==> build 59: inputs <==
==> flow/design.v <==
module alu_design #(parameter W = 16, parameter N = 4) ( 
  clock, reset, CE, INP_valid, MODE, CMD, OPA, OPB, CIN, ERR, RES, OV, COUT, G, L, E);
  input clock;
  input reset;
  input CE;                     
  input [1:0] INP_valid;       
  input MODE;                  
  input [N-1:0] CMD;           
  input [W-1:0] OPA;           
  input [W-1:0] OPB;           
  input CIN;                   
  output reg ERR;              
  output reg [2*W-1:0] RES;    
  output reg OV;               
  output reg COUT;             
  output reg G;                
  output reg L;                
  output reg E;                
parameter SHIFT_W = $clog2(W);
reg [W-1:0] opa_r, opb_r;
reg [N-1:0] cmd_r;
reg [1:0] valid_r;
reg mode_r, cin_r;
reg [2*W - 1:0] res_comb;
reg cout_comb, ov_comb, g_comb, l_comb, e_comb, err_comb;
reg [SHIFT_W-1:0] shift_amount;
always @(posedge clock or posedge reset) begin
  if (reset) begin
    opa_r   <= 0;
    opb_r   <= 0;
    cmd_r   <= 0;
    valid_r <= 0;
    mode_r  <= 0;
    cin_r   <= 0;
  end else if (CE) begin
    opa_r   <= OPA;
    opb_r   <= OPB;
    cmd_r   <= CMD;
    valid_r <= INP_valid;
    mode_r  <= MODE;
    cin_r   <= CIN;
  end
end
always @(*) begin
  res_comb  = 0;
  cout_comb = 0;
  ov_comb   = 0;
  g_comb    = 0;
  l_comb    = 0;
  e_comb    = 0;
  err_comb  = 0;
  shift_amount = 0;
  if (mode_r) begin  
    case (valid_r)
      2'b01: begin  
        case (cmd_r)
          4'b0100: begin
            res_comb  = opa_r + 1;
            cout_comb = res_comb[W];
          end
          4'b0101: begin
            res_comb = opa_r - 1;
            ov_comb  = res_comb[W];
          end
          default: err_comb = 1;
        endcase
      end
      2'b10: begin  
        case (cmd_r)
          4'b0110: begin
            res_comb  = {{W{1'b0}}, opb_r + 1};
            cout_comb = res_comb[W];
          end
          4'b0111: begin
            res_comb = {{W{1'b0}}, opb_r - 1};
            ov_comb  = res_comb[W];
          end
          default: err_comb = 1;
        endcase
      end
      2'b11: begin  
        case (cmd_r)
          4'b0000: begin
            res_comb = opa_r + opb_r;
            cout_comb = res_comb[W];
          end
          4'b0001: begin
            res_comb = opa_r - opb_r;
            ov_comb = (opa_r < opb_r);
          end
          4'b0010: begin
            res_comb = opa_r + opb_r + cin_r;
            cout_comb = res_comb[W];
          end
          4'b0011: begin
            res_comb = opa_r - opb_r - cin_r;
            ov_comb = (opa_r < (opb_r + cin_r));
          end
          4'b1000: begin  
            if (opa_r == opb_r) begin
              e_comb = 1;
              g_comb = 0;
              l_comb = 0;
            end
            else if (opa_r > opb_r) begin
              e_comb = 0;
              g_comb = 1;
              l_comb = 0;
            end
            else begin
              e_comb = 0;
              g_comb = 0;
              l_comb = 1;
            end
          end
          4'b1001:   res_comb = (opa_r + 1) * (opb_r + 1);
          4'b1010: res_comb = (opa_r << 1) * opb_r;
          4'b1011: begin  
                   res_comb = $signed(opa_r) + $signed(opb_r);
                   ov_comb = (($signed(opa_r) > 0 && $signed(opb_r) > 0 && $signed(res_comb[W-1:0]) <= 0) ||
                             ($signed(opa_r) < 0 && $signed(opb_r) < 0 && $signed(res_comb[W-1:0]) >= 0));
                  if ($signed(opa_r) == $signed(opb_r)) begin
                    e_comb = 1;
                    g_comb = 0;
                    l_comb = 0;
                  end
                  else if ($signed(opa_r) > $signed(opb_r)) begin
                    e_comb = 0;
                    g_comb = 1;
                    l_comb = 0;
                  end
                  else begin
                    e_comb = 0;
                    g_comb = 0;
                    l_comb = 1;
                  end
          end
          4'b1100: begin  
                   res_comb = $signed(opa_r) - $signed(opb_r);
                   ov_comb = (($signed(opa_r) >= 0 && $signed(opb_r) < 0 && $signed(res_comb[W-1:0]) < 0) ||
                             ($signed(opa_r) < 0 && $signed(opb_r) >= 0 && $signed(res_comb[W-1:0]) >= 0));
                   if ($signed(opa_r) == $signed(opb_r)) begin
                     e_comb = 1;
                     g_comb = 0;
                     l_comb = 0;
                   end
                   else if ($signed(opa_r) > $signed(opb_r)) begin
                     e_comb = 0;
                     g_comb = 1;
                     l_comb = 0;
                   end
                   else begin
                     e_comb = 0;
                     g_comb = 0;
                     l_comb = 1;
                  end
          end
          default: err_comb = 1;
        endcase
      end
      default: err_comb = 1;
    endcase
  end else begin  
    case (valid_r)
      2'b01: begin  
        case (cmd_r)
          4'b0110:   res_comb = {{W{1'b0}}, ~opa_r};
          4'b1000:  res_comb = {{W{1'b0}}, opa_r >> 1};
          4'b1001:  res_comb = {{W{1'b0}}, opa_r << 1};
          default: err_comb = 1;
        endcase
      end
      2'b10: begin  
        case (cmd_r)
          4'b0111:   res_comb = {{W{1'b0}}, ~opb_r};
          4'b1010:  res_comb = {{W{1'b0}}, opb_r >> 1};
          4'b1011:  res_comb = {{W{1'b0}}, opb_r << 1};
          default: err_comb = 1;
        endcase
      end
      2'b11: begin  
        case (cmd_r)
          4'b0000:   res_comb = {{W{1'b0}}, opa_r & opb_r};
          4'b0001:  res_comb = {{W{1'b0}}, ~(opa_r & opb_r)};
          4'b0010:    res_comb = {{W{1'b0}}, opa_r | opb_r};
          4'b0011:   res_comb = {{W{1'b0}}, ~(opa_r | opb_r)};
          4'b0100:   res_comb = {{W{1'b0}}, opa_r ^ opb_r};
          4'b0101:  res_comb = {{W{1'b0}}, ~(opa_r ^ opb_r)};
          4'b1100: begin  
            if (|opb_r[W-1:SHIFT_W+1])   
              err_comb = 1;
            else begin
              shift_amount = opb_r[SHIFT_W-1:0];
              res_comb = {{W{1'b0}}, (opa_r << shift_amount) | (opa_r >> (W - shift_amount))};
            end
          end
          4'b1101: begin  
            if (|opb_r[W-1:SHIFT_W+1])   
              err_comb = 1;
            else begin
              shift_amount = opb_r[SHIFT_W-1:0];
              res_comb = {{W{1'b0}}, (opa_r >> shift_amount) | (opa_r << (W - shift_amount))};
            end
          end
          default: err_comb = 1;
        endcase
      end
      default: err_comb = 1;
    endcase
  end
end
always @(posedge clock or posedge reset) begin
  if (reset) begin
    RES  <= 0;
    COUT <= 0;
    OV   <= 0;
    G    <= 0;
    L    <= 0;
    E    <= 0;
    ERR  <= 0;
  end else if (CE) begin
    RES  <= res_comb;
    COUT <= cout_comb;
    OV   <= ov_comb;
    G    <= g_comb;
    L    <= l_comb;
    E    <= e_comb;
    ERR  <= err_comb;
  end
end
endmodule
==> flow/run.sh <==
#!/bin/bash
# the make line also repeats each setting of config.mk as NAME=value (left out here)
make -C /OpenROAD-flow-scripts/flow DESIGN_CONFIG=/design/flow/config.mk WORK_HOME=/design/flow/orfs CLKGATE_MAP_FILE= finish
==> flow/config.mk <==
export PLATFORM = sky130hd
export DESIGN_NAME = alu_design
export DESIGN_NICKNAME = alu_design
export VERILOG_FILES = /design/flow/design.v
export SDC_FILE = /design/flow/constraint.sdc
export NUM_CORES = 4
export LEC_CHECK = 0
export CAP_MARGIN = 20
export CELL_PAD_IN_SITES_DETAIL_PLACEMENT = 1
export CORE_MARGIN = 2
export CORE_UTILIZATION = 17
export CTS_CLUSTER_SIZE = 56
export GPL_ROUTABILITY_DRIVEN = 0
export HOLD_SLACK_MARGIN = 0.29
export MAX_ROUTING_LAYER = met5
export PLACE_DENSITY_LB_ADDON = 0.24
export SETUP_SLACK_MARGIN = 1.19
export SLEW_MARGIN = 20
==> flow/constraint.sdc <==
create_clock -name core_clock -period 7.8 [get_ports {clock}]
set_input_delay 1.5600 -clock core_clock [delete_from_list [all_inputs] [get_ports {clock}]]
set_output_delay 1.5600 -clock core_clock [all_outputs]
set_load 0.01 [all_outputs]
==> trial 10 (differences from build 59) <==
CELL_PAD_IN_SITES_DETAIL_PLACEMENT = unset   (was 1)
CORE_UTILIZATION = 57   (was 17)
CTS_CLUSTER_SIZE = unset   (was 56)
GPL_ROUTABILITY_DRIVEN = unset   (was 0)
HOLD_SLACK_MARGIN = unset   (was 0.29)
MAX_ROUTING_LAYER = unset   (was met5)
PLACE_DENSITY_LB_ADDON = unset   (was 0.24)
SETUP_SLACK_MARGIN = 1.84   (was 1.19)
==> flow/constraint.sdc (replaced) <==
create_clock -name core_clock -period 6.33 [get_ports {clock}]
set_input_delay 1.2660 -clock core_clock [delete_from_list [all_inputs] [get_ports {clock}]]
set_output_delay 1.2660 -clock core_clock [all_outputs]
set_load 0.01 [all_outputs]
==> impl_metrics.env <==
# physical design summary
export IMPL_outcome="finished with violations"
export IMPL_failing_checks="negative setup slack"
export IMPL_dp_cell_count=4885
export IMPL_detailed_place_area_um2=35400
export IMPL_comb_area_share=0.700
export IMPL_number_of_fill_cells_in_the_layout=3809
export IMPL_report_final_setup_viol=23
export IMPL_worst_slack_ns=-1.14
export IMPL_multi_input_logic_area_um2=26800
-- figures above: trial 10

==> impl_metrics.env <==
# physical design summary
export IMPL_number_of_fill_cells_in_the_layout=20840
export IMPL_worst_slack_ns=0.519
export IMPL_timing_reg2reg_setup_slack_ns=0.52
export IMPL_comb_area_share=0.687
export IMPL_dp_cell_count=6303
export IMPL_timing_critical_path_max_delay_family="adder cells"
export IMPL_clkLatencyLatePin_ns=0.42
export IMPL_n_clock_buffer=9
export IMPL_detailed_place_area_um2=35600
export IMPL_final_seq_area_um2=1970
export IMPL_outcome="timing/DRC/antenna clean"
-- figures above: build 59

